==> design/flow/design.v <==
module ftdi_sync
(
     input           clk_i
    ,input           rst_i
    ,input           ftdi_rxf_i
    ,input           ftdi_txe_i
    ,input  [  7:0]  ftdi_data_in_i
    ,input           inport_valid_i
    ,input  [  7:0]  inport_data_i
    ,input           outport_accept_i
    ,output          ftdi_siwua_o
    ,output          ftdi_wrn_o
    ,output          ftdi_rdn_o
    ,output          ftdi_oen_o
    ,output [  7:0]  ftdi_data_out_o
    ,output          inport_accept_o
    ,output          outport_valid_o
    ,output [  7:0]  outport_data_o
);
wire [7:0] tx_data_w;
wire       tx_valid_w;
wire       tx_accept_w;
wire [6:0] tx_level_w;
ftdi_fifo
#(
    .WIDTH(8),
    .DEPTH(64),
    .ADDR_W(6),
    .COUNT_W(7)
)
u_fifo_out
(
    .clk_i(clk_i),
    .rst_i(rst_i),
    .push_i(inport_valid_i),
    .data_in_i(inport_data_i),
    .accept_o(inport_accept_o),
    .valid_o(tx_valid_w),
    .data_out_o(tx_data_w),
    .pop_i(tx_accept_w),
    .level_o(tx_level_w)
);
wire tx_empty_next_w = (tx_level_w <= 7'd1);
wire [7:0] rx_data_w  = ftdi_data_in_i;
wire       rx_valid_w = !ftdi_rdn_o && !ftdi_rxf_i;
wire       rx_accept_w;
wire [6:0] rx_level_w;
ftdi_fifo
#(
    .WIDTH(8),
    .DEPTH(64),
    .ADDR_W(6),
    .COUNT_W(7)
)
u_fifo_in
(
    .clk_i(clk_i),
    .rst_i(rst_i),
    .push_i(rx_valid_w),
    .data_in_i(rx_data_w),
    .accept_o(rx_accept_w),
    .valid_o(outport_valid_o),
    .data_out_o(outport_data_o),
    .pop_i(outport_accept_i),
    .level_o(rx_level_w)
);
wire rx_full_next_w = (rx_level_w >= 7'd63);
localparam STATE_W           = 2;
localparam STATE_IDLE        = 2'd0;
localparam STATE_TX          = 2'd1;
localparam STATE_RX          = 2'd2;
reg [STATE_W-1:0] state_q;
wire rx_space_w = rx_accept_w;
wire rx_ready_w = !ftdi_rxf_i;
wire tx_space_w = !ftdi_txe_i;
reg  tx_valid_q;
assign tx_accept_w = !tx_valid_q || (state_q == STATE_TX && tx_space_w);
always @ (posedge clk_i or posedge rst_i)
if (rst_i)
    tx_valid_q   <= 1'b0;
else if (tx_accept_w)
    tx_valid_q   <= tx_valid_w;
reg [STATE_W-1:0] next_state_r;
always @ *
begin
    next_state_r = state_q;
    case (state_q)
    STATE_IDLE :
    begin
        if (rx_ready_w && rx_space_w)
            next_state_r    = STATE_RX;
        else if (tx_space_w && (tx_valid_w || tx_valid_q))
            next_state_r    = STATE_TX;
    end
    STATE_RX :
    begin
        if (!rx_ready_w || rx_full_next_w)
            next_state_r  = STATE_IDLE;
    end
    STATE_TX :
    begin
        if (!tx_space_w || tx_empty_next_w)
            next_state_r  = STATE_IDLE;
    end    
    default:
        ;
   endcase
end
always @ (posedge clk_i or posedge rst_i)
if (rst_i)
    state_q   <= STATE_IDLE;
else
    state_q   <= next_state_r;
reg       rdn_q;
reg       wrn_q;
reg       oen_q;
reg [7:0] data_q;
always @ (posedge clk_i or posedge rst_i)
if (rst_i)
    oen_q   <= 1'b1;
else if (state_q == STATE_IDLE && next_state_r == STATE_RX)
    oen_q   <= 1'b0;
else if (state_q == STATE_RX && next_state_r == STATE_IDLE)
    oen_q   <= 1'b1;
always @ (posedge clk_i or posedge rst_i)
if (rst_i)
    rdn_q   <= 1'b1;
else if (state_q == STATE_IDLE && next_state_r == STATE_RX)
    rdn_q   <= 1'b0;
else if (state_q == STATE_RX && next_state_r == STATE_IDLE)
    rdn_q   <= 1'b1;
always @ (posedge clk_i or posedge rst_i)
if (rst_i)
    wrn_q   <= 1'b1;
else if (state_q == STATE_IDLE && next_state_r == STATE_TX)
    wrn_q   <= 1'b0;
else if (state_q == STATE_TX && next_state_r == STATE_IDLE)
    wrn_q   <= 1'b1;
always @ (posedge clk_i or posedge rst_i)
if (rst_i)
    data_q  <= 8'b0;
else if (tx_accept_w)
    data_q  <= tx_data_w;
assign ftdi_wrn_o      = wrn_q;
assign ftdi_rdn_o      = rdn_q;
assign ftdi_oen_o      = oen_q;
assign ftdi_data_out_o = data_q;
assign ftdi_siwua_o    = 1'b1;  
endmodule
module ftdi_fifo
#(
    parameter WIDTH   = 8,
    parameter DEPTH   = 4,
    parameter ADDR_W  = 2,
    parameter COUNT_W = 3
)
(
     input                clk_i
    ,input                rst_i
    ,input  [WIDTH-1:0]   data_in_i
    ,input                push_i
    ,input                pop_i
    ,output [WIDTH-1:0]   data_out_o
    ,output               accept_o
    ,output               valid_o
    ,output [COUNT_W-1:0] level_o
);
reg [WIDTH-1:0]   ram_q[DEPTH-1:0];
reg [ADDR_W-1:0]  rd_ptr_q;
reg [ADDR_W-1:0]  wr_ptr_q;
reg [COUNT_W-1:0] count_q;
always @ (posedge clk_i or posedge rst_i)
if (rst_i)
begin
    count_q   <= {(COUNT_W) {1'b0}};
    rd_ptr_q  <= {(ADDR_W) {1'b0}};
    wr_ptr_q  <= {(ADDR_W) {1'b0}};
end
else
begin
    if (push_i & accept_o)
    begin
        ram_q[wr_ptr_q] <= data_in_i;
        wr_ptr_q        <= wr_ptr_q + 1;
    end
    if (pop_i & valid_o)
        rd_ptr_q      <= rd_ptr_q + 1;
    if ((push_i & accept_o) & ~(pop_i & valid_o))
        count_q <= count_q + 1;
    else if (~(push_i & accept_o) & (pop_i & valid_o))
        count_q <= count_q - 1;
end
/*verilator lint_off WIDTH*/
assign valid_o       = (count_q != 0);
assign accept_o      = (count_q != DEPTH);
/*verilator lint_on WIDTH*/
assign data_out_o    = ram_q[rd_ptr_q];
assign level_o       = count_q;
endmodule
module ftdi_bridge
#(
     parameter MODE             = "SYNC"
    ,parameter CLK_DIV          = 2
    ,parameter GP_OUTPUTS       = 32
    ,parameter GP_INPUTS        = 32
    ,parameter GPIO_ADDRESS     = 32'hf0000000
    ,parameter GP_IN_EVENT_MASK = 0
    ,parameter AXI_ID           = 0
)
(
     input           clk_i
    ,input           rst_i
    ,input           ftdi_rxf_i
    ,input           ftdi_txe_i
    ,input  [  7:0]  ftdi_data_in_i
    ,input           mem_awready_i
    ,input           mem_wready_i
    ,input           mem_bvalid_i
    ,input  [  1:0]  mem_bresp_i
    ,input  [  3:0]  mem_bid_i
    ,input           mem_arready_i
    ,input           mem_rvalid_i
    ,input  [ 31:0]  mem_rdata_i
    ,input  [  1:0]  mem_rresp_i
    ,input  [  3:0]  mem_rid_i
    ,input           mem_rlast_i
    ,input  [ 31:0]  gp_inputs_i
    ,output          ftdi_siwua_o
    ,output          ftdi_wrn_o
    ,output          ftdi_rdn_o
    ,output          ftdi_oen_o
    ,output [  7:0]  ftdi_data_out_o
    ,output          mem_awvalid_o
    ,output [ 31:0]  mem_awaddr_o
    ,output [  3:0]  mem_awid_o
    ,output [  7:0]  mem_awlen_o
    ,output [  1:0]  mem_awburst_o
    ,output          mem_wvalid_o
    ,output [ 31:0]  mem_wdata_o
    ,output [  3:0]  mem_wstrb_o
    ,output          mem_wlast_o
    ,output          mem_bready_o
    ,output          mem_arvalid_o
    ,output [ 31:0]  mem_araddr_o
    ,output [  3:0]  mem_arid_o
    ,output [  7:0]  mem_arlen_o
    ,output [  1:0]  mem_arburst_o
    ,output          mem_rready_o
    ,output [ 31:0]  gp_outputs_o
);
localparam CMD_NOP          = 4'd0;
localparam CMD_WR           = 4'd1;
localparam CMD_RD           = 4'd2;
localparam CMD_GP_WR        = 4'd3;
localparam CMD_GP_RD        = 4'd4;
localparam CMD_GP_RD_CLR    = 4'd5;
localparam CMD_STREAM_ON    = 4'd6;
localparam CMD_STREAM_OFF   = 4'd7;
localparam LEN_W            = 12;
localparam DATA_W           = 8;
localparam STATE_W          = 4;
localparam STATE_IDLE       = 4'd0;
localparam STATE_CMD        = 4'd1;
localparam STATE_LEN        = 4'd2;
localparam STATE_ADDR0      = 4'd3;
localparam STATE_ADDR1      = 4'd4;
localparam STATE_ADDR2      = 4'd5;
localparam STATE_ADDR3      = 4'd6;
localparam STATE_WRITE      = 4'd7;
localparam STATE_READ       = 4'd8;
localparam STATE_DATA0      = 4'd9;
localparam STATE_DATA1      = 4'd10;
localparam STATE_DATA2      = 4'd11;
localparam STATE_DATA3      = 4'd12;
localparam STATE_GP_WR      = 4'd13;
localparam STATE_GP_RD      = 4'd14;
wire [DATA_W-1:0]   data_tx_w;
wire [DATA_W-1:0]   data_rx_w;
wire                wr_w;
wire                rd_w;
wire                wr_accept_w;
wire                rx_ready_w;
wire                read_skip_w;
reg [STATE_W-1:0]   state_q;
reg [LEN_W-1:0]     len_q;
reg [31:0]          mem_addr_q;
reg                 mem_cyc_q;
reg                 mem_wr_q;
reg [1:0]           data_idx_q;
reg [31:0]          data_q;
reg [GP_OUTPUTS-1:0] gp_out_q;
reg [GP_INPUTS-1:0]  gp_in_q;
wire magic_addr_w = (mem_addr_q == 32'd4026531840);
wire wr_byte_w = (state_q == STATE_WRITE) && rx_ready_w && !mem_cyc_q && (len_q != {LEN_W{1'b0}});
reg [STATE_W-1:0] next_state_r;
always @ *
begin
    next_state_r = state_q;
    case (state_q)
    STATE_IDLE :
    begin
        if (rx_ready_w)
            next_state_r    = STATE_CMD;
    end
    STATE_CMD :
    begin
        if (data_rx_w[3:0] == CMD_NOP)
            next_state_r  = STATE_IDLE;
        else if (data_rx_w[3:0] == CMD_WR || data_rx_w[3:0] == CMD_RD)
            next_state_r  = STATE_LEN;
        else if (data_rx_w[3:0] == CMD_GP_WR)
            next_state_r  = STATE_GP_WR;
        else if (data_rx_w[3:0] == CMD_GP_RD)
            next_state_r  = STATE_GP_RD;
        else
            next_state_r  = STATE_IDLE;
    end
    STATE_LEN :
    begin
        if (rx_ready_w)
            next_state_r  = STATE_ADDR0;
    end
    STATE_ADDR0 : if (rx_ready_w) next_state_r  = STATE_ADDR1;
    STATE_ADDR1 : if (rx_ready_w) next_state_r  = STATE_ADDR2;
    STATE_ADDR2 : if (rx_ready_w) next_state_r  = STATE_ADDR3;
    STATE_ADDR3 :
    begin
        if (rx_ready_w && mem_wr_q) 
            next_state_r  = STATE_WRITE;
        else if (rx_ready_w) 
            next_state_r  = STATE_READ;            
    end
    STATE_WRITE :
    begin
        if (len_q == {LEN_W{1'b0}} && (mem_bvalid_i || magic_addr_w))
            next_state_r  = STATE_IDLE;
        else
            next_state_r  = STATE_WRITE;
    end
    STATE_READ :
    begin
        if (mem_rvalid_i || magic_addr_w)
            next_state_r  = STATE_DATA0;
    end
    STATE_DATA0 :
    begin
        if (read_skip_w)
            next_state_r  = STATE_DATA1;
        else if (wr_accept_w && (len_q == {LEN_W{1'b0}}))
            next_state_r  = STATE_IDLE;
        else if (wr_accept_w)
            next_state_r  = STATE_DATA1;
    end
    STATE_DATA1 :
    begin
        if (read_skip_w)
            next_state_r  = STATE_DATA2;
        else if (wr_accept_w && (len_q == {LEN_W{1'b0}}))
            next_state_r  = STATE_IDLE;
        else if (wr_accept_w)
            next_state_r  = STATE_DATA2;
    end
    STATE_DATA2 :
    begin
        if (read_skip_w)
            next_state_r  = STATE_DATA3;
        else if (wr_accept_w && (len_q == {LEN_W{1'b0}}))
            next_state_r  = STATE_IDLE;
        else if (wr_accept_w)
            next_state_r  = STATE_DATA3;
    end
    STATE_DATA3 :
    begin
        if (wr_accept_w && (len_q != {LEN_W{1'b0}}))
            next_state_r  = STATE_READ;
        else if (wr_accept_w)
            next_state_r  = STATE_IDLE;
    end
    STATE_GP_WR :
    begin
        if (rx_ready_w)
            next_state_r  = STATE_IDLE;
    end
    STATE_GP_RD :
    begin
        if (wr_accept_w)
            next_state_r  = STATE_IDLE;
    end
    default:
        ;
   endcase
end
always @ (posedge clk_i or posedge rst_i)
if (rst_i)
    state_q   <= STATE_IDLE;
else
    state_q   <= next_state_r;
assign wr_w = (((state_q == STATE_DATA0) |
               (state_q == STATE_DATA1) |
               (state_q == STATE_DATA2) |
               (state_q == STATE_DATA3)) && !read_skip_w) |
              (state_q == STATE_GP_RD);
assign rd_w = (state_q == STATE_CMD) |
              (state_q == STATE_LEN) |
              (state_q == STATE_ADDR0) |
              (state_q == STATE_ADDR1) |
              (state_q == STATE_ADDR2) |
              (state_q == STATE_ADDR3) |
              (state_q == STATE_WRITE && !mem_cyc_q && len_q != {LEN_W{1'b0}}) |
              (state_q == STATE_GP_WR);
always @ (posedge clk_i or posedge rst_i)
if (rst_i)
    len_q       <= {LEN_W{1'b0}};
else if (state_q == STATE_CMD && rx_ready_w)
    len_q[11:8] <= data_rx_w[7:4];
else if (state_q == STATE_LEN && rx_ready_w)
    len_q[7:0]  <= data_rx_w[7:0];
else if (wr_byte_w)
    len_q       <= len_q - {{(LEN_W-1){1'b0}}, 1'b1};
else if (state_q == STATE_READ && ((mem_cyc_q && mem_rvalid_i) || magic_addr_w))
    len_q       <= len_q - {{(LEN_W-1){1'b0}}, 1'b1};
else if (((state_q == STATE_DATA0) || (state_q == STATE_DATA1) || (state_q == STATE_DATA2)) && wr_accept_w && !read_skip_w)
    len_q       <= len_q - {{(LEN_W-1){1'b0}}, 1'b1};
always @ (posedge clk_i or posedge rst_i)
if (rst_i)
    mem_addr_q        <= 'd0;
else if (state_q == STATE_ADDR0 && rx_ready_w)
    mem_addr_q[31:24] <= data_rx_w;
else if (state_q == STATE_ADDR1 && rx_ready_w)
    mem_addr_q[23:16] <= data_rx_w;
else if (state_q == STATE_ADDR2 && rx_ready_w)
    mem_addr_q[15:8]  <= data_rx_w;
else if (state_q == STATE_ADDR3 && rx_ready_w)
    mem_addr_q[7:0]   <= data_rx_w;
else if (state_q == STATE_WRITE && (mem_cyc_q && mem_bvalid_i))
    mem_addr_q        <= {mem_addr_q[31:2], 2'b0} + 'd4;
else if (state_q == STATE_READ && (mem_cyc_q && mem_rvalid_i))
    mem_addr_q        <= {mem_addr_q[31:2], 2'b0} + 'd4;
always @ (posedge clk_i or posedge rst_i)
if (rst_i)
    data_idx_q <= 2'b0;
else if (state_q == STATE_ADDR3)
    data_idx_q <= data_rx_w[1:0];
else if (wr_byte_w)
    data_idx_q <= data_idx_q + 2'd1;
else if (((state_q == STATE_DATA0) || (state_q == STATE_DATA1) || (state_q == STATE_DATA2)) && (data_idx_q != 2'b0))
    data_idx_q <= data_idx_q - 2'd1;
assign read_skip_w = (data_idx_q != 2'b0);
always @ (posedge clk_i or posedge rst_i)
if (rst_i)
    data_q <= 32'b0;
else if (state_q == STATE_IDLE)
    data_q <= {{(32-GP_INPUTS){1'b0}}, gp_in_q};
else if (wr_byte_w)
begin
    case (data_idx_q)
        2'd0: data_q[7:0]   <= data_rx_w;
        2'd1: data_q[15:8]  <= data_rx_w;
        2'd2: data_q[23:16] <= data_rx_w;
        2'd3: data_q[31:24] <= data_rx_w;
    endcase
end
else if (state_q == STATE_READ && mem_rvalid_i)
    data_q <= mem_rdata_i;
else if (((state_q == STATE_DATA0) || (state_q == STATE_DATA1) || (state_q == STATE_DATA2)) && (wr_accept_w || read_skip_w))
    data_q <= {8'b0, data_q[31:8]};
assign data_tx_w  = data_q[7:0];
assign mem_wdata_o = data_q;
reg mem_awvalid_q;
reg mem_awvalid_r;
reg mem_wvalid_q;
reg mem_wvalid_r;
always @ *
begin
    mem_awvalid_r = 1'b0;
    mem_wvalid_r  = 1'b0;
    if (mem_awvalid_o && !mem_awready_i)
        mem_awvalid_r = mem_awvalid_q;
    else if (mem_awvalid_o)
        mem_awvalid_r = 1'b0;
    else if (wr_byte_w && (data_idx_q == 2'd3 || len_q == 1))
        mem_awvalid_r = !magic_addr_w;
    if (mem_wvalid_o && !mem_wready_i)
        mem_wvalid_r = mem_wvalid_q;
    else if (mem_wvalid_o)
        mem_wvalid_r = 1'b0;
    else if (wr_byte_w && (data_idx_q == 2'd3 || len_q == 1))
        mem_wvalid_r = !magic_addr_w;
end
always @ (posedge clk_i or posedge rst_i)
if (rst_i)
begin
    mem_awvalid_q <= 1'b0;
    mem_wvalid_q  <= 1'b0;
end
else
begin
    mem_awvalid_q <= mem_awvalid_r;
    mem_wvalid_q  <= mem_wvalid_r;
end
assign mem_awvalid_o = mem_awvalid_q;
assign mem_wvalid_o  = mem_wvalid_q;
assign mem_awaddr_o  = {mem_addr_q[31:2], 2'b0};
assign mem_awid_o    = AXI_ID;
assign mem_awlen_o   = 8'b0;
assign mem_awburst_o = 2'b01;
assign mem_wlast_o   = 1'b1;
assign mem_bready_o = 1'b1;
reg mem_arvalid_q;
reg mem_arvalid_r;
always @ *
begin
    mem_arvalid_r = 1'b0;
    if (mem_arvalid_o && !mem_arready_i)
        mem_arvalid_r = mem_arvalid_q;
    else if (mem_arvalid_o)
        mem_arvalid_r = 1'b0;
    else if (state_q == STATE_READ && !mem_cyc_q)
        mem_arvalid_r = !magic_addr_w;
end
always @ (posedge clk_i or posedge rst_i)
if (rst_i)
    mem_arvalid_q <= 1'b0;
else
    mem_arvalid_q <= mem_arvalid_r;
assign mem_arvalid_o = mem_arvalid_q;
assign mem_araddr_o  = {mem_addr_q[31:2], 2'b0};
assign mem_arid_o    = AXI_ID;
assign mem_arlen_o   = 8'b0;
assign mem_arburst_o = 2'b01;
assign mem_rready_o  = 1'b1;
reg [3:0] mem_sel_q;
reg [3:0] mem_sel_r;
always @ *
begin
    mem_sel_r = 4'b1111;
    case (data_idx_q)
    2'd0: mem_sel_r = 4'b0001;
    2'd1: mem_sel_r = 4'b0011;
    2'd2: mem_sel_r = 4'b0111;
    2'd3: mem_sel_r = 4'b1111;
    endcase
    case (mem_addr_q[1:0])
    2'd0: mem_sel_r = mem_sel_r & 4'b1111;
    2'd1: mem_sel_r = mem_sel_r & 4'b1110;
    2'd2: mem_sel_r = mem_sel_r & 4'b1100;
    2'd3: mem_sel_r = mem_sel_r & 4'b1000;
    endcase
end
always @ (posedge clk_i or posedge rst_i)
if (rst_i)
    mem_sel_q    <= 4'b0;
else if (state_q == STATE_IDLE)
    mem_sel_q   <= 4'b1111;
else if (wr_byte_w && (data_idx_q == 2'd3 || len_q == 1))
    mem_sel_q   <= mem_sel_r;
assign mem_wstrb_o  = mem_sel_q;
always @ (posedge clk_i or posedge rst_i)
if (rst_i)
    mem_wr_q    <= 1'b0;
else if (state_q == STATE_CMD && rx_ready_w)
    mem_wr_q    <= (data_rx_w[3:0] == CMD_WR);
always @ (posedge clk_i or posedge rst_i)
if (rst_i == 1'b1)
    mem_cyc_q <= 1'b0;
else if (mem_arvalid_r || mem_awvalid_r)
    mem_cyc_q <= 1'b1;
else if (mem_bvalid_i || mem_rvalid_i)
    mem_cyc_q <= 1'b0;
reg gpio_wr_q;
always @ (posedge clk_i or posedge rst_i)
if (rst_i)
    gpio_wr_q <= 1'b0;
else if (magic_addr_w && wr_byte_w && (data_idx_q == 2'd3 || len_q == 1))
    gpio_wr_q <= 1'b1;
else
    gpio_wr_q <= 1'b0;
always @ (posedge clk_i or posedge rst_i)
if (rst_i)
    gp_out_q <= {(GP_OUTPUTS){1'b0}};
else if (state_q == STATE_GP_WR && rx_ready_w)
    gp_out_q <= {{(GP_OUTPUTS-8){1'b0}}, data_rx_w};
else if (gpio_wr_q)
    gp_out_q <= data_q[GP_OUTPUTS-1:0];
assign gp_outputs_o = gp_out_q;
reg [GP_INPUTS-1:0]  gp_in_r;
always @ *
begin
    if ((state_q == STATE_GP_RD) && wr_accept_w)
        gp_in_r = gp_inputs_i;
    else
        gp_in_r = (gp_in_q & GP_IN_EVENT_MASK) | gp_inputs_i;
end
always @ (posedge clk_i or posedge rst_i)
if (rst_i)
    gp_in_q <= {(GP_INPUTS){1'b0}};
else
    gp_in_q <= gp_in_r;
generate
if (1)
begin
    ftdi_sync
    u_sync
    (
        .clk_i(clk_i),
        .rst_i(rst_i),
        .ftdi_rxf_i(ftdi_rxf_i),
        .ftdi_txe_i(ftdi_txe_i),
        .ftdi_siwua_o(ftdi_siwua_o),
        .ftdi_wrn_o(ftdi_wrn_o),
        .ftdi_rdn_o(ftdi_rdn_o),
        .ftdi_oen_o(ftdi_oen_o),
        .ftdi_data_out_o(ftdi_data_out_o),
        .ftdi_data_in_i(ftdi_data_in_i),
        .outport_valid_o(rx_ready_w),
        .outport_data_o(data_rx_w),
        .outport_accept_i(rd_w),
        .inport_valid_i(wr_w),
        .inport_data_i(data_tx_w),
        .inport_accept_o(wr_accept_w)
    );
end
endgenerate
endmodule
==> design/flow/run.sh <==
#!/bin/bash
# the make line also repeats each setting of config.mk as NAME=value (left out here)
make -C /OpenROAD-flow-scripts/flow DESIGN_CONFIG=/design/flow/config.mk WORK_HOME=/design/flow/orfs CLKGATE_MAP_FILE= finish
==> design/flow/config.mk <==
export PLATFORM = sky130hd
export DESIGN_NAME = ftdi_bridge
export DESIGN_NICKNAME = ftdi_bridge
export VERILOG_FILES = /design/flow/design.v
export SDC_FILE = /design/flow/constraint.sdc
export NUM_CORES = 4
export LEC_CHECK = 0
export CAP_MARGIN = 20
export CORE_MARGIN = 2
export CORE_UTILIZATION = 68
export CTS_CLUSTER_SIZE = 57
export HOLD_SLACK_MARGIN = -0.09
export SETUP_SLACK_MARGIN = 1.0
export SLEW_MARGIN = 20
==> design/flow/constraint.sdc <==
create_clock -name core_clock -period 3.5 [get_ports {clk_i}]
set_input_delay 0.7000 -clock core_clock [delete_from_list [all_inputs] [get_ports {clk_i}]]
set_output_delay 0.7000 -clock core_clock [all_outputs]
set_load 0.01 [all_outputs]
==> qor.csv, run 1 <==
stage;metric;value;unit
worst_setup_path;path_buffers;7;
floorplanning;core-area;0.0746;sq mm
worst_setup_path;required;4140;ps
sta;period_used_share;110;%
global_route;grt.overflow.total;0;
global_route;grt_use_total;51.4;%
sta;hold_viol;0;
routing;first_iter_violations;9222;
floorplanning;chip_area;0.0775;sq mm
clocking;numCtsBuffers;119;
global_route;grt_max_degree;164;
floorplanning;rows;100;
worst_setup_path;critPathSlowestCell;dfrtp_2;
power;p_int;35.8;mW
run_status;run_status;complete, but fails checks;
yosys;yosys_cells;3746;
power;p_comb;26.0;mW
worst_setup_path;worstSetupStartpoint;genblk1.u_sync.u_fifo_in.rd_ptr_q[2];
global_route;antenna_found_initial;12;
hold_path;whs_path_depth;1;
power;seq_cell_power;19.5;mW
worst_setup_path;r2r_end;state_q[4];
sta;tightest_slew;1120;ps
routing;finalWirelength;219000;um
routing;vias_per_cell;7.81;
yosys;top_cells_by_area;edfxtp_1 (60%), dfrtp_1 (11%), a22oi_1 (4.2%);
worst_setup_path;crit_path_end;state_q[4];
hold_path;min_from;ftdi_data_in_i[2];
floorplanning;top_level_ports;272;
worst_setup_path;worstPathCellList;buf_4, nor3b_4, buf_12, buf_12, nand3_1, nand4_1, nor4_2, buf_4, nand4_1, buf_4, a21oi_4, buf_12, buf_6, xnor2_1, o21ai_1;
worst_setup_path;r2r_slack;-360;ps
yosys;synthesis.instances;3746;
yosys;top_area_share;60.0;%
floorplanning;initCoreUtil;68.7;%
power;combPwrFrac;44.3;%
clocking;cts_num_sinks;1243;
layout;design_area;0.0654;sq mm
power;peakVddDrop;0.850;mV
yosys;xor_share;0.838;%
yosys;yosys_area;0.0512;sq mm
placed_design;place_area;0.0573;sq mm
job;max_cap_viol_count;0;
sta;skew;43.1;ps
power;top_power_group;combinational cells;
sta;relSlewSlack;25.3;%
sta;fmax;259;MHz
routing;drc;0;
global_route;grt_pass1_vias;39500;
yosys;top_cell;edfxtp_1;
hold_path;worstHoldPathType;primary input to flip-flop;
layout;fin_nets;4602;
yosys;ys_ff;1243;
yosys;synth_area_per_cell;13.7;sq um
yosys;yosysSeqAreaShare;70.7;%
sta;fin_ws;-362;ps
layout;fill_cells;3083;
placed_design;pre_cts_ws;-415;ps
placed_design;hpwl;131000;um
routing;antenna_left;0;
worst_setup_path;rr_worst_depth;15;
yosys;ys_async_sr_fraction;17.6;%
sta;setup_viol;66;
yosys;netlist_top_cells_count;edfxtp_1 (1024), nor2_1 (322), a22oi_1 (286);
worst_setup_path;crit_arrival;4500;ps
power;netSwitchingPower;23.0;mW
worst_setup_path;slowest_delay;550;ps
layout;fin_cells;5553;
job;openroad.warnings;70;
yosys;adder_share;0.894;%
placed_design;dp_cells;5121;
power;power.leakage;23.6;nW
sta;rsz0062_at_grt;yes;
power;switching_share;39.1;%
clocking;cts_tree;done;
yosys;ys_sh_mux;1.46;%
placed_design;io_buffers;222;
power;powerDensity;898;mW/mm^2
yosys;aoi_share;10.4;%
run_status;failed_checks;negative setup slack;
yosys;synth.logic.top_family;simple AND/OR/NAND/NOR gates;
placed_design;place_congestion;1.13;
worst_setup_path;r2r-start;genblk1.u_sync.u_fifo_in.rd_ptr_q[2];
sta;drv_slew;0;
routing;drt-pass1-iter-count;11;
yosys;largest_area_cell;edfxtp_1;
floorplanning;die_y;278;um
yosys;synthSimpleGateAreaFrac;12.4;%
yosys;netlist-cell-type-count;89;
clocking;insertion_delay;770;ps
power;power_frac_seq;33.3;%
sta;min_period;3860;ps
clocking;clockBufferDepth;3;
worst_setup_path;path_max_fanout;10;
power;power;58.8;mW
global_route;grt_pass1_wl;279000;um
routing;wl_per_cell;39.5;um
yosys;edf_count;1024;
worst_setup_path;critical_path_depth;15;
yosys;ys_warn_count;4;
worst_setup_path;critPathTopFamily;buffers and inverters;
routing;route.vias.total;43400;
clocking;root_buffer;clkbuf_16;
clocking;cts.htree.levels;3;
worst_setup_path;criticalPathCategory;flip-flop to flip-flop;
clocking;clk_pin_slew;80;ps
layout;utilization;87.7;%
power;powerClk;13.2;mW
yosys;ys.flop_type;edfxtp_1;
layout;syn_to_final_growth;27.7;%
yosys;syn-cell-area;0.0512;sq mm
power;p_clk_share;22.4;%
hold_path;hold_end;genblk1.u_sync.u_fifo_in.ram_q[27][2];
floorplanning;die_w;278;um
worst_setup_path;setup.worst_path.end_class;flip-flop;
worst_setup_path;startpoint_type;flip-flop;
==> layout make-up <==
cell class / instances / area [sq um] / area share [%]
multi-input combinational: 2205 / 15900 / 24.2
inverter: 44 / 200 / 0.306
antenna: 17 / 42.5 / 0.0650
timing repair buffer: 859 / 7940 / 12.1
clock inverter: 63 / 666 / 1.02
clock buffer: 153 / 3220 / 4.92
sequential: 1243 / 36300 / 55.4
tap: 969 / 1210 / 1.85
==> per-layer routing <==
metal	track usage, %	part of all wire [%]	vias up	wire [um]
met5	0	0.14	-	298
met4	44.2	12	14	27300
met3	18.3	17	1886	37600
met2	76.1	42	5282	92100
met1	60.1	28	20300	61900
li1	-	-	15900	-
==> stage by stage <==
stage	hold WS [ps]	TNS, ps
after detailed placement	440	-10090
after global routing	353	-6470
after CTS	394	0
after global placement	441	-8020
final	360	-8950
after floorplan	428	0
==> repair_timing <==
item,4_1_cts,5_1_grt
setup buffers,43,142
hold buffers,0,0
cloned,7,6
pin swaps,50,153
resized,185,387
setup endpoints to repair,1097,1170
==> run 2, diff against run 1 <==
- CORE_UTILIZATION: 68 -> 40
- CTS_CLUSTER_SIZE: 57 -> not set
- HOLD_SLACK_MARGIN: -0.09 -> not set
- SETUP_SLACK_MARGIN: 1.0 -> not set
- clock period: 3.5 -> 7.63 ns (I/O delays scaled with it)
==> run 2 against run 1 <==
  * Now clean on timing, DRC and antenna
  * Count of clock-buffer cells in the layout up 20
  * Critical path depth down 6
  * Fmax down 27%
  * Sequential share of layout area up 5.2 points
  * Global-route usage down 23 points
  * Worst setup slack better by 2700 ps
  * Worst hold slack better by 91 ps
  * Non-clock buffer count down 449
  * Register-to-register slack better by 2700 ps
  * Utilization down 41 points
  * Clock power down 53%
  * Flip-flop count unchanged
  * Largest power group is now sequential cells
==> qor.csv, run 2 <==
stage;metric;value;unit
yosys;ys_async_sr_fraction;17.6;%
worst_setup_path;startpoint_type;flip-flop;
layout;syn_to_final_growth;16.7;%
sta;skew;48.4;ps
global_route;grt.overflow.total;0;
routing;drt-pass1-iter-count;6;
worst_setup_path;r2r_end;state_q[7];
worst_setup_path;crit_path_end;state_q[7];
worst_setup_path;setup.worst_path.end_class;flip-flop;
power;power.leakage;20.7;nW
power;seq_cell_power;8.96;mW
hold_path;worstHoldPathType;flip-flop to flip-flop;
worst_setup_path;critPathSlowestCell;a2111oi_0;
layout;regArea;0.0363;sq mm
placed_design;place_area;0.0557;sq mm
yosys;syn-cell-area;0.0512;sq mm
yosys;top_cell;edfxtp_1;
power;powerDensity;369;mW/mm^2
job;openroad.warnings;60;
worst_setup_path;critPathTopFamily;simple AND/OR/NAND/NOR gates;
clocking;insertion_delay;790;ps
worst_setup_path;required;8310;ps
worst_setup_path;path_max_fanout;32;
power;p_clk_share;27.9;%
power;combPwrFrac;31.5;%
routing;first_iter_violations;5312;
placed_design;place_congestion;0.982;
hold_path;whs_path_depth;2;
layout;fin_nets;4160;
worst_setup_path;worstSetupStartpoint;genblk1.u_sync.u_fifo_in.rd_ptr_q[4];
routing;drc;0;
worst_setup_path;crit_arrival;5960;ps
worst_setup_path;worstPathCellList;buf_4, and3_1, and3_1, a2111oi_0, nand4_1, nor4_1, a21boi_2, and3_1, a32o_1;
routing;antenna_left;0;
worst_setup_path;critical_path_depth;9;
floorplanning;initCoreUtil;40.2;%
power;peakVddDrop;0.280;mV
placed_design;io_buffers;222;
sta;relSlewSlack;18.5;%
global_route;grt_pass1_wl;258000;um
clocking;cts_num_sinks;1243;
worst_setup_path;r2r-start;genblk1.u_sync.u_fifo_in.rd_ptr_q[4];
sta;hold_viol;0;
yosys;top_area_share;60.0;%
sta;tns;0;ps
global_route;antenna_found_initial;9;
worst_setup_path;criticalPathCategory;flip-flop to flip-flop;
clocking;cts_tree;done;
routing;route.vias.total;35900;
sta;fmax;189;MHz
floorplanning;chip_area;0.131;sq mm
floorplanning;core-area;0.127;sq mm
clocking;clockBufferDepth;3;
yosys;largest_area_cell;edfxtp_1;
clocking;root_buffer;clkbuf_16;
yosys;ys_sh_mux;1.46;%
clocking;ctsHoldBuffers;0;
yosys;synthSimpleGateAreaFrac;12.4;%
sta;period_used_share;69.2;%
yosys;top_cells_by_area;edfxtp_1 (60%), dfrtp_1 (11%), a22oi_1 (4.2%);
yosys;netlist-cell-type-count;89;
yosys;ys_ff;1243;
placed_design;hpwl;124000;um
routing;finalWirelength;187000;um
yosys;synth.logic.top_family;simple AND/OR/NAND/NOR gates;
yosys;aoi_share;10.4;%
hold_path;hold_end;data_q[19];
worst_setup_path;path_common_cell;and3_1;
layout;logic_area;0.0136;sq mm
clocking;postCtsSetupRepairBufs;0;
clocking;cts.htree.levels;4;
clocking;numCtsBuffers;130;
floorplanning;die_w;362;um
global_route;grt_max_degree;65;
power;switching_share;37.1;%
clocking;clk_pin_slew;60;ps
worst_setup_path;r2r_slack;2350;ps
power;p_comb;6.96;mW
power;power_frac_seq;40.6;%
power;p_int;13.9;mW
yosys;synth_area_per_cell;13.7;sq um
layout;design_area;0.0598;sq mm
job;max_cap_viol_count;0;
sta;drv_slew;0;
routing;wl_per_cell;32.2;um
yosys;adder_share;0.894;%
global_route;grt_pass1_vias;33500;
sta;tightest_slew;1220;ps
worst_setup_path;rr_worst_depth;9;
power;top_power_group;sequential cells;
yosys;ys.flop_type;edfxtp_1;
yosys;synthesis.instances;3746;
yosys;netlist_top_cells_count;edfxtp_1 (1024), nor2_1 (322), a22oi_1 (286);
hold_path;min_from;gp_in_q[19];
yosys;edf_count;1024;
floorplanning;top_level_ports;272;
sta;setup_viol;0;
clocking;cts_resized;0;
floorplanning;die_y;362;um
layout;fill_cells;11200;
run_status;run_status;no timing/DRC/antenna violations;
power;netSwitchingPower;8.19;mW
floorplanning;rows;131;
global_route;grt_use_total;28.0;%
sta;min_period;5280;ps
power;powerClk;6.16;mW
yosys;yosys_cells;3746;
sta;rsz0062_at_grt;no;
worst_setup_path;slowest_delay;970;ps
worst_setup_path;path_buffers;1;
yosys;xor_share;0.838;%
routing;vias_per_cell;6.20;
yosys;ys_warn_count;4;
yosys;yosysSeqAreaShare;70.7;%
yosys;yosys_area;0.0512;sq mm
## run 2: layer usage
layer / vias up / GRT usage (%) / part of all wire [%] / routed length (um)
met5: - / 0 / 0.030 / 57
met4: 8 / 15.6 / 6.2 / 11700
met3: 464 / 6.49 / 11 / 20800
met2: 2365 / 41.9 / 44 / 83000
met1: 18100 / 37.5 / 38 / 71500
li1: 15000 / - / - / -
## run 2: through the flow
| step | power (mW) | hold WS [ps] | worst slack [ps] | utilization [%] | instances |
|---|---|---|---|---|---|
| finish | 22.1 | 451 | 2350 | 46.9 | 5800 |
| CTS | 21.9 | 443 | 2450 | 46.9 | 5795 |
| floorplan | 12.7 | 428 | 2220 | - | 3780 |
| global route | 22.8 | 468 | 2030 | 46.9 | 5797 |
| detailed placement | 15.9 | 438 | 2470 | 43.7 | 5558 |
| global placement | 15.8 | 433 | 2470 | 43.7 | 5557 |
## run 2: layout make-up
class	count	area share (%)
Sequential cell	1243	60.7
Tap cell	1662	3.48
Clock inverter	64	0.827
Timing Repair Buffer	410	6.05
Inverter	44	0.297
Clock buffer	173	5.96
Multi-Input combinational cell	2201	22.7
Antenna cell	3	0.0126
==> run 3, diff against run 2 <==
- CAP_MARGIN: 20 -> 5
- CELL_PAD_IN_SITES_DETAIL_PLACEMENT: not set -> 0
- CELL_PAD_IN_SITES_GLOBAL_PLACEMENT: not set -> 1
- CORE_UTILIZATION: 40 -> 64
- CTS_CLUSTER_SIZE: not set -> 95
- MAX_ROUTING_LAYER: not set -> met5
- SETUP_SLACK_MARGIN: not set -> -0.22
- clock period: 7.63 -> 3.02 ns (I/O delays scaled with it)
==> run 3 against run 2 <==
  * The layout now fails its checks (negative setup slack)
  * Total power rose to 2.9 times the previous value
  * Cell area grew 11%
  * Via count increased by 19%
  * Utilization increased by 37 points
  * Sequential share of layout area shrank 6.2 points
  * Die size down 37%
==> qor.csv, run 3 <==
stage;metric;value;unit
sta;tightest_slew;1030;ps
global_route;grt_max_degree;166;
routing;wl_per_cell;37.1;um
placed_design;hpwl;142000;um
yosys;ys_warn_count;4;
power;netSwitchingPower;24.3;mW
floorplanning;core-area;0.0791;sq mm
routing;route.vias.total;42600;
yosys;synth.logic.top_family;simple AND/OR/NAND/NOR gates;
sta;hold_slack;188;ps
global_route;grt_pass1_wl;297000;um
hold_path;whs_path_depth;1;
yosys;synthSimpleGateAreaFrac;12.4;%
worst_setup_path;path_common_cell;buf_4;
yosys;top_cell;edfxtp_1;
worst_setup_path;criticalPathCategory;flip-flop to flip-flop;
floorplanning;die_y;287;um
yosys;ys.flop_type;edfxtp_1;
power;power;64.8;mW
clocking;ctsHoldBuffers;0;
sta;drv_slew;0;
yosys;xor_share;0.838;%
sta;min_period;3750;ps
floorplanning;die_w;287;um
run_status;run_status;complete, but fails checks;
clocking;cts_num_sinks;1243;
worst_setup_path;rr_worst_depth;12;
worst_setup_path;critical_path_depth;12;
sta;rsz0062_at_grt;yes;
sta;fin_ws;-732;ps
routing;first_iter_violations;9114;
layout;utilization;84.1;%
worst_setup_path;path_max_fanout;6;
sta;skew;51.8;ps
yosys;yosys_cells;3746;
job;max_cap_viol_count;0;
yosys;edf_count;1024;
routing;drc;0;
worst_setup_path;worstPathCellList;clkbuf_2, nand3_1, buf_4, buf_4, nor2_1, buf_4, a22oi_1, nand2_1, nor4_2, nand4_1, mux2i_1, a21oi_1;
yosys;aoi_share;10.4;%
layout;syn_to_final_growth;29.9;%
global_route;antenna_found_initial;21;
clocking;cts.htree.levels;3;
floorplanning;initCoreUtil;64.7;%
worst_setup_path;critPathTopFamily;simple AND/OR/NAND/NOR gates;
sta;hold_viol;0;
placed_design;place_congestion;1.20;
layout;fin_nets;4789;
routing;antenna_left;0;
sta;period_used_share;124;%
floorplanning;rows;103;
clocking;clockBufferDepth;3;
layout;regArea;0.0363;sq mm
power;top_power_group;combinational cells;
worst_setup_path;path_buffers;4;
worst_setup_path;critPathSlowestCell;nand4_1;
power;p_int;40.4;mW
clocking;clk_pin_slew;70;ps
yosys;yosys_area;0.0512;sq mm
sta;relSlewSlack;31.4;%
power;combPwrFrac;41.9;%
worst_setup_path;startpoint_type;flip-flop;
clocking;root_buffer;clkbuf_16;
global_route;grt_use_total;51.8;%
yosys;ys_sh_mux;1.46;%
routing;vias_per_cell;7.31;
hold_path;hold_end;genblk1.u_sync.u_fifo_in.ram_q[53][4];
yosys;top_area_share;60.0;%
power;p_comb;27.1;mW
layout;fill_cells;4000;
yosys;synthesis.instances;3746;
worst_setup_path;crit_arrival;4330;ps
floorplanning;top_level_ports;272;
power;peakVddDrop;1.05;mV
run_status;failed_checks;negative setup slack;
clocking;numCtsBuffers;121;
placed_design;io_buffers;222;
power;powerDensity;973;mW/mm^2
floorplanning;chip_area;0.0823;sq mm
worst_setup_path;r2r_slack;-730;ps
yosys;netlist-cell-type-count;89;
global_route;grt.overflow.total;0;
yosys;ys_async_sr_fraction;17.6;%
worst_setup_path;r2r-start;genblk1.u_sync.u_fifo_out.rd_ptr_q[3];
yosys;largest_area_cell;edfxtp_1;
global_route;grt_pass1_vias;40600;
worst_setup_path;worstSetupStartpoint;genblk1.u_sync.u_fifo_out.rd_ptr_q[3];
power;seq_cell_power;22.5;mW
layout;logic_area;0.0153;sq mm
yosys;netlist_top_cells_count;edfxtp_1 (1024), nor2_1 (322), a22oi_1 (286);
hold_path;worstHoldPathType;primary input to flip-flop;
sta;setup_viol;176;
worst_setup_path;crit_path_end;genblk1.u_sync.data_q[4];
hold_path;min_from;ftdi_data_in_i[4];
power;power.leakage;24.5;nW
routing;drt-pass1-iter-count;9;
worst_setup_path;slowest_delay;840;ps
power;p_clk_share;23.4;%
routing;finalWirelength;216000;um
clocking;cts_tree;done;
clocking;insertion_delay;730;ps
yosys;syn-cell-area;0.0512;sq mm
yosys;top_cells_by_area;edfxtp_1 (60%), dfrtp_1 (11%), a22oi_1 (4.2%);
sta;tns;-36020;ps
worst_setup_path;setup.worst_path.end_class;flip-flop;
yosys;synth_area_per_cell;13.7;sq um
yosys;yosysSeqAreaShare;70.7;%
power;power_frac_seq;34.7;%
power;switching_share;37.6;%
job;openroad.warnings;68;
power;powerClk;15.2;mW
yosys;ys_ff;1243;
sta;fmax;266;MHz
worst_setup_path;r2r_end;genblk1.u_sync.data_q[4];
yosys;adder_share;0.894;%
worst_setup_path;required;3600;ps
-- run 3: timing repair --
item	CTS	global route
pin swaps	59	145
gates cloned	4	4
resized	155	317
setup endpoints to repair	99	94
setup buffers	59	106
-- run 3: final cells by class --
type	instances	area share [%]
flip-flops and latches	1243	54.5
multi-input cells	2206	23.1
repair buffers	1043	14.2
clock buffers	148	4.78
well taps	1050	1.97
clock inverters	80	1.14
inverters	44	0.282
diodes	17	0.0639
-- run 3: metrics by stage --
stage	worst slack, ps	area [sq um]	instances
floorplan	-290	51400	3780
global placement	-1080	59900	5510
detailed placement	-1180	60000	5510
CTS	-224	64900	5772
global route	-734	66500	5814
finish	-732	66600	5831
-- run 3: metal layers --
| metal | track usage [%] | vias up | share of wire [%] |
|---|---|---|---|
| met5 | 1.57 | - | 0.079 |
| met2 | 75.1 | 4728 | 43 |
| met1 | 60.6 | 20100 | 29 |
| met4 | 42.8 | 14 | 12 |
| li1 | - | 16200 | - |
| met3 | 21.1 | 1549 | 16 |
==> run 4, diff against run 3 <==
- CAP_MARGIN: 5 -> 20
- CELL_PAD_IN_SITES_DETAIL_PLACEMENT: 0 -> not set
- CELL_PAD_IN_SITES_GLOBAL_PLACEMENT: 1 -> not set
- CORE_UTILIZATION: 64 -> 71
- CTS_CLUSTER_SIZE: 95 -> 41
- MAX_ROUTING_LAYER: met5 -> not set
- PLACE_DENSITY: not set -> 0.35
- SETUP_SLACK_MARGIN: -0.22 -> 2.0
- clock period: 3.02 -> 6.77 ns (I/O delays scaled with it)
==> run 4 against run 3 <==
  * Now clean on timing, DRC and antenna
  * Combinational power decreased by 71%
  * Sequential share of layout area increased by 7.4 points
  * Non-clock buffer count decreased by 674
  * First-iteration DRC count decreased by 15%
  * Cell area decreased by 12%
  * Sequential power decreased by 55%
  * Via count decreased by 9.2%
  * Fmax decreased by 27%
  * Worst setup slack improved by 2400 ps
  * Synthesized area unchanged
==> qor.csv, run 4 <==
stage;metric;value;unit
run_status;run_status;no timing/DRC/antenna violations;
worst_setup_path;path_common_cell;buf_4;
layout;fin_nets;4107;
power;peakVddDrop;0.388;mV
yosys;netlist_top_cells_count;edfxtp_1 (1024), nor2_1 (322), a22oi_1 (286);
sta;tns;0;ps
clocking;insertion_delay;710;ps
worst_setup_path;crit_path_end;data_q[4];
power;power;24.9;mW
routing;drc;0;
global_route;grt.overflow.total;0;
yosys;largest_area_cell;edfxtp_1;
yosys;synthesis.instances;3746;
layout;logic_area;0.0137;sq mm
power;top_power_group;sequential cells;
power;combPwrFrac;32.1;%
layout;regArea;0.0363;sq mm
yosys;netlist-cell-type-count;89;
worst_setup_path;slowest_delay;900;ps
sta;relSlewSlack;8.52;%
placed_design;place_congestion;1.09;
yosys;yosysSeqAreaShare;70.7;%
sta;fmax;194;MHz
yosys;synthSimpleGateAreaFrac;12.4;%
worst_setup_path;critical_path_depth;10;
worst_setup_path;required;7360;ps
power;p_int;15.6;mW
sta;skew;29.6;ps
placed_design;hpwl;120000;um
yosys;yosys_area;0.0512;sq mm
sta;drv_slew;0;
clocking;root_buffer;clkbuf_16;
yosys;edf_count;1024;
floorplanning;initCoreUtil;71.7;%
worst_setup_path;rr_worst_depth;10;
yosys;ys_ff;1243;
routing;vias_per_cell;7.68;
yosys;synth.logic.top_family;simple AND/OR/NAND/NOR gates;
clocking;cts.htree.levels;3;
layout;syn_to_final_growth;14.3;%
global_route;grt_pass1_vias;36800;
power;powerDensity;425;mW/mm^2
worst_setup_path;setup.worst_path.end_class;flip-flop;
yosys;ys_sh_mux;1.46;%
worst_setup_path;criticalPathCategory;flip-flop to flip-flop;
sta;tightest_slew;1370;ps
yosys;syn-cell-area;0.0512;sq mm
clocking;cts_tree;done;
clocking;cts_num_sinks;1243;
sta;hold_viol;0;
yosys;top_cells_by_area;edfxtp_1 (60%), dfrtp_1 (11%), a22oi_1 (4.2%);
global_route;antenna_found_initial;11;
worst_setup_path;path_buffers;2;
global_route;grt_max_degree;88;
worst_setup_path;path_max_fanout;37;
routing;antenna_left;0;
yosys;ys_warn_count;4;
power;p_clk_share;26.9;%
floorplanning;die_y;273;um
clocking;numCtsBuffers;118;
power;power.leakage;20.4;nW
global_route;grt_pass1_wl;261000;um
power;power_frac_seq;40.9;%
routing;first_iter_violations;7707;
sta;period_used_share;76.1;%
worst_setup_path;r2r_end;data_q[4];
worst_setup_path;startpoint_type;flip-flop;
worst_setup_path;r2r-start;genblk1.u_sync.u_fifo_in.rd_ptr_q[2];
global_route;grt_use_total;50.0;%
hold_path;whs_path_depth;2;
yosys;xor_share;0.838;%
hold_path;worstHoldPathType;flip-flop to flip-flop;
placed_design;io_buffers;222;
floorplanning;die_w;273;um
yosys;adder_share;0.894;%
floorplanning;top_level_ports;272;
clocking;ctsHoldBuffers;0;
power;netSwitchingPower;9.31;mW
clocking;clk_pin_slew;60;ps
routing;finalWirelength;186000;um
yosys;aoi_share;10.4;%
yosys;yosys_cells;3746;
worst_setup_path;r2r_slack;1620;ps
sta;setup_viol;0;
worst_setup_path;critPathTopFamily;AND-OR/OR-AND gates;
hold_path;min_from;gp_in_q[16];
worst_setup_path;worstPathCellList;buf_4, and3b_1, buf_4, and2_1, a22o_1, a2111oi_0, nand4_1, mux2i_4, a21oi_1, a31o_2;
yosys;top_area_share;60.0;%
yosys;synth_area_per_cell;13.7;sq um
power;powerClk;6.70;mW
yosys;top_cell;edfxtp_1;
worst_setup_path;worstSetupStartpoint;genblk1.u_sync.u_fifo_in.rd_ptr_q[2];
routing;route.vias.total;38700;
clocking;clockBufferDepth;3;
floorplanning;core-area;0.0715;sq mm
hold_path;hold_end;data_q[16];
layout;fill_cells;3682;
power;seq_cell_power;10.2;mW
power;switching_share;37.4;%
job;max_cap_viol_count;0;
worst_setup_path;critPathSlowestCell;a2111oi_0;
routing;wl_per_cell;37.0;um
worst_setup_path;crit_arrival;5740;ps
sta;min_period;5150;ps
floorplanning;rows;98;
floorplanning;chip_area;0.0743;sq mm
yosys;ys_async_sr_fraction;17.6;%
job;openroad.warnings;62;
sta;rsz0062_at_grt;no;
routing;drt-pass1-iter-count;10;
yosys;ys.flop_type;edfxtp_1;
power;p_comb;7.99;mW
run 4: final cells by class:
type	instances	area share (%)
diodes	9	0.0385
clock buffers	165	5.57
clock inverters	56	1.06
inverters	44	0.295
multi-input cells	2201	23.4
flip-flops and latches	1243	61.9
well taps	950	2.03
repair buffers	369	5.73
run 4: timing repair:
action / in CTS / in global routing
pin swaps: 0 / 1
resized: 4 / 7
setup endpoints to repair: 11 / 36
cloned: 0 / 0
buffers inserted: 0 / 1
run 4: stage by stage:
step	worst slack [ps]	cells	instance area [sq um]	util [%]	hold slack, ps
after floorplan	2950	3780	51400	-	428
after global placement	1950	4800	54400	76.1	439
after detailed placement	1780	4802	54500	76.2	442
after CTS	2020	5023	58400	81.7	457
after global routing	2000	5029	58500	81.9	479
final	1620	5037	58600	81.9	452
run 4: per-layer routing:
layer  routed length, um  global-route usage [%]  part of all wire, %  vias up
met3               30500                    18.2                   16     1268
met2               80500                    73.2                   43     4439
li1                    -                       -                    -    14800
met4               20500                    39.8                   11        8
met1               54600                    60.7                   29    18100
met5                  80                       0                0.043        -
==> run 5, diff against run 4 <==
- CORE_UTILIZATION: 71 -> 40
- CTS_CLUSTER_SIZE: 41 -> not set
- PLACE_DENSITY: 0.35 -> not set
- SETUP_SLACK_MARGIN: 2.0 -> 1.07
- clock period: 6.77 -> 5.43 ns (I/O delays scaled with it)
==> run 5 against run 4 <==
  * Sequential share of layout area fell by 1.6 points
  * Global-route usage fell by 22 points
  * Synthesized area did not move
  * Total power rose by 26%
  * Critical path type unchanged
  * Fmax rose by 20%
  * Sequential power rose by 24%
  * Flip-flop count did not move
  * Still clean
  * Largest power group unchanged
  * Die size rose by 76%
  * Combinational power rose by 24%
==> qor.csv, run 5 <==
stage;metric;value;unit
run_status;run_status;no timing/DRC/antenna violations;
power;p_comb;9.91;mW
layout;regArea;0.0363;sq mm
global_route;grt_max_degree;183;
floorplanning;initCoreUtil;40.2;%
yosys;synthesis.instances;3746;
yosys;xor_share;0.838;%
global_route;grt_use_total;27.6;%
layout;logic_area;0.0136;sq mm
yosys;top_cell;edfxtp_1;
routing;drt-pass1-iter-count;6;
floorplanning;top_level_ports;272;
global_route;grt.met1_usage;37.4;%
global_route;global_route.usage.met2;41.9;%
worst_setup_path;rr_worst_depth;10;
yosys;top_cells_by_area;edfxtp_1 (60%), dfrtp_1 (11%), a22oi_1 (4.2%);
job;max_cap_viol_count;0;
worst_setup_path;path_max_fanout;30;
clocking;insertion_delay;740;ps
yosys;ys_async_sr_fraction;17.6;%
sta;rsz0062_at_grt;no;
clocking;cts_resized;1;
yosys;top_area_share;60.0;%
worst_setup_path;r2r_end;mem_addr_q[19];
job;openroad.warnings;63;
layout;fin_nets;4182;
power;netSwitchingPower;11.4;mW
sta;hold_viol;0;
floorplanning;rows;131;
sta;drv_slew;0;
clocking;root_buffer;clkbuf_16;
worst_setup_path;crit_path_end;mem_addr_q[19];
global_route;antenna_found_initial;3;
power;power.leakage;20.9;nW
clocking;cts.htree.levels;3;
yosys;ys_sh_mux;1.46;%
sta;setup_viol;0;
yosys;ys_ff;1243;
sta;relSlewSlack;17.6;%
global_route;grt_busiest_layer;met2;
sta;tns;0;ps
yosys;aoi_share;10.4;%
power;power_frac_seq;40.3;%
power;seq_cell_power;12.6;mW
global_route;grt_pass1_wl;256000;um
yosys;synth_area_per_cell;13.7;sq um
clocking;cts_tree;done;
power;combPwrFrac;31.7;%
yosys;adder_share;0.894;%
floorplanning;chip_area;0.131;sq mm
worst_setup_path;slowest_delay;660;ps
placed_design;io_buffers;222;
worst_setup_path;critPathTopFamily;AND-OR/OR-AND gates;
worst_setup_path;worstSetupStartpoint;genblk1.u_sync.u_fifo_in.rd_ptr_q[4];
routing;vias_per_cell;6.18;
floorplanning;core-area;0.127;sq mm
placed_design;place_congestion;0.981;
clocking;clk_pin_slew;60;ps
sta;tightest_slew;1230;ps
sta;period_used_share;78.9;%
sta;skew;36.9;ps
worst_setup_path;path_buffers;2;
global_route;use_met3;5.98;%
sta;fmax;233;MHz
global_route;grt.overflow.total;0;
clocking;clockBufferDepth;3;
yosys;synth.logic.top_family;simple AND/OR/NAND/NOR gates;
worst_setup_path;r2r-start;genblk1.u_sync.u_fifo_in.rd_ptr_q[4];
hold_path;min_from;gp_in_q[16];
clocking;cts_num_sinks;1243;
power;p_clk_share;28.0;%
yosys;edf_count;1024;
worst_setup_path;worstPathCellList;and3b_1, buf_4, a22o_1, o21ai_0, nand4_1, or3_1, a211oi_2, buf_4, a22oi_1, o22a_1;
clocking;ctsHoldBuffers;0;
worst_setup_path;crit_arrival;4890;ps
layout;syn_to_final_growth;17.3;%
power;power;31.2;mW
hold_path;whs_path_depth;2;
power;powerDensity;520;mW/mm^2
routing;first_iter_violations;5894;
routing;drc;0;
yosys;ys.flop_type;edfxtp_1;
worst_setup_path;criticalPathCategory;flip-flop to flip-flop;
floorplanning;die_y;362;um
routing;finalWirelength;185000;um
hold_path;hold_end;data_q[16];
worst_setup_path;setup.worst_path.end_class;flip-flop;
worst_setup_path;critPathSlowestCell;dfrtp_2;
yosys;netlist_top_cells_count;edfxtp_1 (1024), nor2_1 (322), a22oi_1 (286);
layout;fill_cells;11100;
yosys;netlist-cell-type-count;89;
routing;antenna_left;0;
sta;min_period;4290;ps
worst_setup_path;r2r_slack;1140;ps
yosys;synthSimpleGateAreaFrac;12.4;%
power;peakVddDrop;0.589;mV
yosys;yosysSeqAreaShare;70.7;%
yosys;largest_area_cell;edfxtp_1;
placed_design;hpwl;125000;um
worst_setup_path;path_common_cell;buf_4;
power;top_power_group;sequential cells;
routing;route.vias.total;35900;
power;p_int;19.8;mW
floorplanning;die_w;362;um
worst_setup_path;critical_path_depth;10;
power;switching_share;36.5;%
global_route;grt_pass1_vias;33200;
clocking;postCtsSetupRepairBufs;0;
routing;wl_per_cell;31.8;um
clocking;numCtsBuffers;119;
yosys;yosys_cells;3746;
worst_setup_path;required;6030;ps
yosys;yosys_area;0.0512;sq mm
yosys;ys_warn_count;4;
yosys;syn-cell-area;0.0512;sq mm
power;powerClk;8.75;mW
hold_path;worstHoldPathType;flip-flop to flip-flop;
worst_setup_path;startpoint_type;flip-flop;
run 5: metrics by stage:
stage | setup WS, ps | cell area (sq um) | instances | hold WS (ps) | util [%]
2_1_floorplan | 1610 | 51400 | 3780 | 428 | -
3_3_place_gp | 1070 | 55900 | 5589 | 434 | 43.9
3_5_place_dp | 1060 | 55900 | 5591 | 437 | 43.9
4_1_cts | 1110 | 60000 | 5813 | 452 | 47.1
5_1_grt | 1100 | 60100 | 5815 | 458 | 47.2
6_report | 1140 | 60100 | 5819 | 441 | 47.2
run 5: layer usage:
| metal | routed length, um | vias up |
|---|---|---|
| li1 | - | 15000 |
| met1 | 71200 | 18200 |
| met2 | 82900 | 2317 |
| met3 | 19700 | 434 |
| met4 | 11200 | 2 |
| met5 | 16 | - |
run 5: area by class of cell:
| class | instances | share of cell area [%] |
|---|---|---|
| antenna | 4 | 0.0167 |
| clock buffer | 141 | 5.17 |
| clock inverter | 81 | 1.60 |
| inverter | 44 | 0.296 |
| multi-input combinational | 2201 | 22.6 |
| sequential | 1243 | 60.4 |
| tap | 1662 | 3.46 |
| timing repair buffer | 443 | 6.52 |
==> run 6, diff against run 5 <==
- CORE_UTILIZATION: 40 -> 72
- CTS_CLUSTER_SIZE: not set -> 71
- PLACE_DENSITY_LB_ADDON: not set -> 0.0
- SETUP_SLACK_MARGIN: 1.07 -> 2.05
- clock period: 5.43 -> 7.25 ns (I/O delays scaled with it)
==> run 6 against run 5 <==
  * Combinational power decreased by 26%
  * Die size down 44%
  * Non-clock buffer count down 77
  * Largest power group unchanged
==> qor.csv, run 6 <==
stage;metric;value;unit
global_route;grt_pass1_vias;36800;
hold_path;min_from;gp_in_q[19];
yosys;netlist_top_cells_count;edfxtp_1 (1024), nor2_1 (322), a22oi_1 (286);
sta;rsz0062_at_grt;no;
yosys;synth_area_per_cell;13.7;sq um
routing;route.vias.total;38600;
worst_setup_path;criticalPathCategory;flip-flop to flip-flop;
clocking;numCtsBuffers;115;
worst_setup_path;required;7780;ps
worst_setup_path;crit_path_end;data_q[2];
sta;period_used_share;72.5;%
yosys;yosysSeqAreaShare;70.7;%
global_route;grt_use_total;50.0;%
hold_path;whs_path_depth;2;
global_route;use_met3;17.5;%
sta;fin_ws;1990;ps
worst_setup_path;r2r-start;genblk1.u_sync.u_fifo_in.rd_ptr_q[4];
job;max_cap_viol_count;0;
layout;design_area;0.0585;sq mm
global_route;grt.met1_usage;60.1;%
worst_setup_path;critPathSlowestCell;dfrtp_2;
floorplanning;die_y;271;um
yosys;xor_share;0.838;%
floorplanning;chip_area;0.0733;sq mm
sta;hold_viol;0;
sta;min_period;5260;ps
layout;utilization;83.2;%
yosys;synthesis.instances;3746;
global_route;grt_busiest_layer;met2;
yosys;ys_async_sr_fraction;17.6;%
yosys;netlist-cell-type-count;89;
yosys;synthSimpleGateAreaFrac;12.4;%
placed_design;place_area;0.0544;sq mm
sta;fmax;190;MHz
floorplanning;core-area;0.0703;sq mm
clocking;insertion_delay;720;ps
worst_setup_path;path_buffers;2;
yosys;top_area_share;60.0;%
clocking;clk_pin_slew;60;ps
floorplanning;top_level_ports;272;
power;peakVddDrop;0.404;mV
yosys;adder_share;0.894;%
power;powerClk;6.25;mW
power;power_frac_seq;41.2;%
routing;drc;0;
yosys;syn-cell-area;0.0512;sq mm
placed_design;place_congestion;1.09;
worst_setup_path;r2r_end;data_q[2];
routing;wl_per_cell;36.7;um
yosys;yosys_area;0.0512;sq mm
routing;drt-pass1-iter-count;13;
routing;vias_per_cell;7.69;
sta;tns;0;ps
yosys;aoi_share;10.4;%
sta;skew;43.9;ps
power;netSwitchingPower;8.64;mW
sta;hold_slack;463;ps
worst_setup_path;r2r_slack;1990;ps
power;top_power_group;sequential cells;
worst_setup_path;rr_worst_depth;10;
job;openroad.warnings;60;
clocking;root_buffer;clkbuf_16;
hold_path;worstHoldPathType;flip-flop to flip-flop;
clocking;ctsHoldBuffers;0;
placed_design;pre_cts_ws;2030;ps
power;power.leakage;20.4;nW
power;p_clk_share;27.0;%
yosys;synth.logic.top_family;simple AND/OR/NAND/NOR gates;
yosys;top_cells_by_area;edfxtp_1 (60%), dfrtp_1 (11%), a22oi_1 (4.2%);
floorplanning;die_w;271;um
placed_design;io_buffers;222;
worst_setup_path;setup.worst_path.end_class;flip-flop;
global_route;antenna_found_initial;9;
global_route;grt.overflow.total;0;
worst_setup_path;critical_path_depth;10;
power;p_comb;7.34;mW
worst_setup_path;crit_arrival;5790;ps
power;p_int;14.5;mW
sta;setup_viol;0;
floorplanning;rows;97;
routing;finalWirelength;184000;um
yosys;top_cell;edfxtp_1;
global_route;grt_max_degree;87;
worst_setup_path;path_max_fanout;45;
routing;first_iter_violations;8422;
layout;regArea;0.0363;sq mm
floorplanning;initCoreUtil;72.9;%
worst_setup_path;critPathTopFamily;simple AND/OR/NAND/NOR gates;
global_route;grt_pass1_wl;259000;um
yosys;ys_ff;1243;
power;seq_cell_power;9.52;mW
yosys;largest_area_cell;edfxtp_1;
layout;logic_area;0.0137;sq mm
yosys;ys_warn_count;4;
layout;fill_cells;3377;
worst_setup_path;startpoint_type;flip-flop;
sta;tightest_slew;1370;ps
sta;relSlewSlack;7.78;%
yosys;ys_sh_mux;1.46;%
worst_setup_path;worstPathCellList;buf_4, and3b_1, and3_1, a221oi_1, nand4_1, nor3_1, o211ai_1, clkbuf_4, a21oi_1, o31ai_1;
clocking;cts_tree;done;
power;powerDensity;395;mW/mm^2
worst_setup_path;slowest_delay;1020;ps
layout;syn_to_final_growth;14.1;%
clocking;clockBufferDepth;3;
placed_design;hpwl;118000;um
yosys;yosys_cells;3746;
clocking;cts_num_sinks;1243;
layout;fin_nets;4101;
power;combPwrFrac;31.8;%
yosys;ys.flop_type;edfxtp_1;
power;switching_share;37.4;%
yosys;edf_count;1024;
worst_setup_path;worstSetupStartpoint;genblk1.u_sync.u_fifo_in.rd_ptr_q[4];
hold_path;hold_end;data_q[19];
run_status;run_status;no timing/DRC/antenna violations;
sta;drv_slew;0;
clocking;cts.htree.levels;3;
routing;antenna_left;0;
global_route;global_route.usage.met2;73.9;%
-- run 6: what timing repair did --
item,in CTS,in global routing
hold endpoints to repair,0,0
buffers inserted,0,0
setup endpoints to repair,2,5
resized,1,2
cloned,0,0
-- run 6: cell type report --
| cell class | count | area share [%] |
|---|---|---|
| clock inverters | 74 | 1.33 |
| multi-input cells | 2201 | 23.4 |
| inverters | 44 | 0.295 |
| repair buffers | 366 | 5.63 |
| diodes | 5 | 0.0214 |
| flip-flops and latches | 1243 | 62.0 |
| well taps | 940 | 2.01 |
| clock buffers | 145 | 5.34 |
-- run 6: metal layers --
metal  wire length [um]  share of wire (%)  up-vias
met4              19900                 11        6
li1                   -                  -    14800
met2              80500                 44     4328
met5                 40              0.022        -
met1              54000                 29    18300
met3              29500                 16     1184
-- run 6: metrics by stage --
step           std cells  power [mW]
2_1_floorplan       3780        13.3
3_3_place_gp        4780        16.1
3_5_place_dp        4786        16.4
4_1_cts             5005        22.5
5_1_grt             5014        23.5
6_report            5018        23.1
==> run 7, diff against run 6 <==
- CORE_UTILIZATION: 72 -> 71
- CTS_CLUSTER_SIZE: 71 -> 41
- PLACE_DENSITY_LB_ADDON: 0.0 -> not set
- SETUP_SLACK_MARGIN: 2.05 -> 2.0
- clock period: 7.25 -> 11.2 ns (I/O delays scaled with it)
==> run 7 against run 6 <==
  * Still clean
  * Largest power group unchanged
  * Critical path depth grew 1
  * Utilization shrank 1.5 points
  * Worst hold slack gained 1.1 ps
  * Register-to-register slack gained 3800 ps
  * Routed wire length grew 0.90%
  * Final cell count grew 0.26%
  * Clock power shrank 36%
  * Non-clock buffer count grew 7
  * Synthesized area is the same
==> qor.csv, run 7 <==
stage;metric;value;unit
run_status;run_status;no timing/DRC/antenna violations;
yosys;netlist-cell-type-count;89;
yosys;synthesis.instances;3746;
sta;hold_slack;464;ps
worst_setup_path;required;11750;ps
power;power_frac_seq;41.0;%
worst_setup_path;criticalPathCategory;flip-flop to flip-flop;
floorplanning;initCoreUtil;71.7;%
hold_path;hold_end;genblk1.u_sync.u_fifo_in.rd_ptr_q[4];
clocking;cts.htree.levels;3;
routing;drt-pass1-iter-count;9;
worst_setup_path;worstSetupStartpoint;genblk1.u_sync.u_fifo_in.rd_ptr_q[5];
global_route;use_met3;15.9;%
sta;rsz0062_at_grt;no;
yosys;aoi_share;10.4;%
routing;drc;0;
routing;antenna_left;0;
global_route;grt_use_total;49.8;%
worst_setup_path;critPathTopFamily;simple AND/OR/NAND/NOR gates;
sta;skew;47.3;ps
clocking;postCtsSetupRepairBufs;0;
sta;drv_slew;0;
yosys;ys_sh_mux;1.46;%
yosys;ys.flop_type;edfxtp_1;
power;powerClk;4.01;mW
sta;fmax;185;MHz
sta;tns;0;ps
routing;wl_per_cell;36.9;um
global_route;grt.overflow.total;0;
yosys;synth_area_per_cell;13.7;sq um
sta;min_period;5410;ps
worst_setup_path;setup.worst_path.end_class;flip-flop;
floorplanning;rows;98;
placed_design;io_buffers;222;
worst_setup_path;r2r-start;genblk1.u_sync.u_fifo_in.rd_ptr_q[5];
worst_setup_path;startpoint_type;flip-flop;
yosys;ys_async_sr_fraction;17.6;%
sta;tightest_slew;1380;ps
power;power.leakage;20.4;nW
yosys;synthSimpleGateAreaFrac;12.4;%
power;p_comb;4.81;mW
global_route;grt_pass1_wl;259000;um
sta;period_used_share;48.3;%
yosys;xor_share;0.838;%
floorplanning;top_level_ports;272;
worst_setup_path;path_buffers;3;
floorplanning;die_y;273;um
worst_setup_path;critical_path_depth;11;
worst_setup_path;critPathSlowestCell;a221oi_1;
global_route;grt_max_degree;88;
global_route;grt_busiest_layer;met2;
global_route;antenna_found_initial;3;
yosys;adder_share;0.894;%
yosys;yosys_cells;3746;
job;max_cap_viol_count;0;
global_route;grt_pass1_vias;36200;
global_route;global_route.usage.met2;74.1;%
sta;hold_viol;0;
clocking;ctsHoldBuffers;0;
routing;vias_per_cell;7.60;
yosys;edf_count;1024;
yosys;syn-cell-area;0.0512;sq mm
yosys;top_cell;edfxtp_1;
floorplanning;die_w;273;um
power;top_power_group;sequential cells;
clocking;clockBufferDepth;3;
hold_path;whs_path_depth;1;
power;p_int;9.30;mW
routing;first_iter_violations;8052;
clocking;clk_pin_slew;60;ps
clocking;cts_resized;0;
layout;design_area;0.0584;sq mm
clocking;cts_num_sinks;1243;
worst_setup_path;crit_path_end;mem_addr_q[21];
worst_setup_path;r2r_end;mem_addr_q[21];
yosys;yosysSeqAreaShare;70.7;%
worst_setup_path;crit_arrival;5960;ps
worst_setup_path;path_common_cell;buf_4;
power;switching_share;37.8;%
power;p_clk_share;26.8;%
clocking;cts_tree;done;
placed_design;place_congestion;1.09;
power;netSwitchingPower;5.64;mW
job;openroad.warnings;62;
power;power;14.9;mW
layout;syn_to_final_growth;14.1;%
yosys;synth.logic.top_family;simple AND/OR/NAND/NOR gates;
hold_path;worstHoldPathType;flip-flop to flip-flop;
layout;fill_cells;3624;
sta;relSlewSlack;7.67;%
worst_setup_path;worstPathCellList;buf_4, nor2b_4, buf_4, buf_4, and3_1, a221oi_1, o2111ai_1, nor4_1, nand3_1, nand2_1, a311oi_1;
floorplanning;core-area;0.0715;sq mm
worst_setup_path;slowest_delay;1060;ps
power;seq_cell_power;6.12;mW
clocking;root_buffer;clkbuf_16;
worst_setup_path;path_max_fanout;48;
yosys;largest_area_cell;edfxtp_1;
clocking;numCtsBuffers;118;
layout;fin_nets;4111;
yosys;top_area_share;60.0;%
layout;regArea;0.0363;sq mm
[run 7: layout make-up]
class,count,area share (%)
clock buffer,157,5.46
sequential,1243,62.0
clock inverter,62,1.16
antenna,1,0.00428
tap,950,2.03
multi-input combinational,2201,23.3
timing repair buffer,373,5.70
inverter,44,0.296
[run 7: stage by stage]
step,utilization [%],setup WS [ps],instances
finish,81.7,5790,5031
global route,81.7,5780,5030
CTS,81.5,6010,5022
detailed placement,76.1,5550,4803
global placement,76.0,5540,4801
floorplan,-,5080,3780
[run 7: metal layers]
metal  vias up  part of all wire, %  wire length [um]
li1      14800                    -                 -
met1     18200                   30             55600
met2      4082                   44             81300
met3      1155                   16             28900
met4         4                   11             19800
met5         -                0.029                54
No activity file was given, so power comes from the tool's default toggle rates.
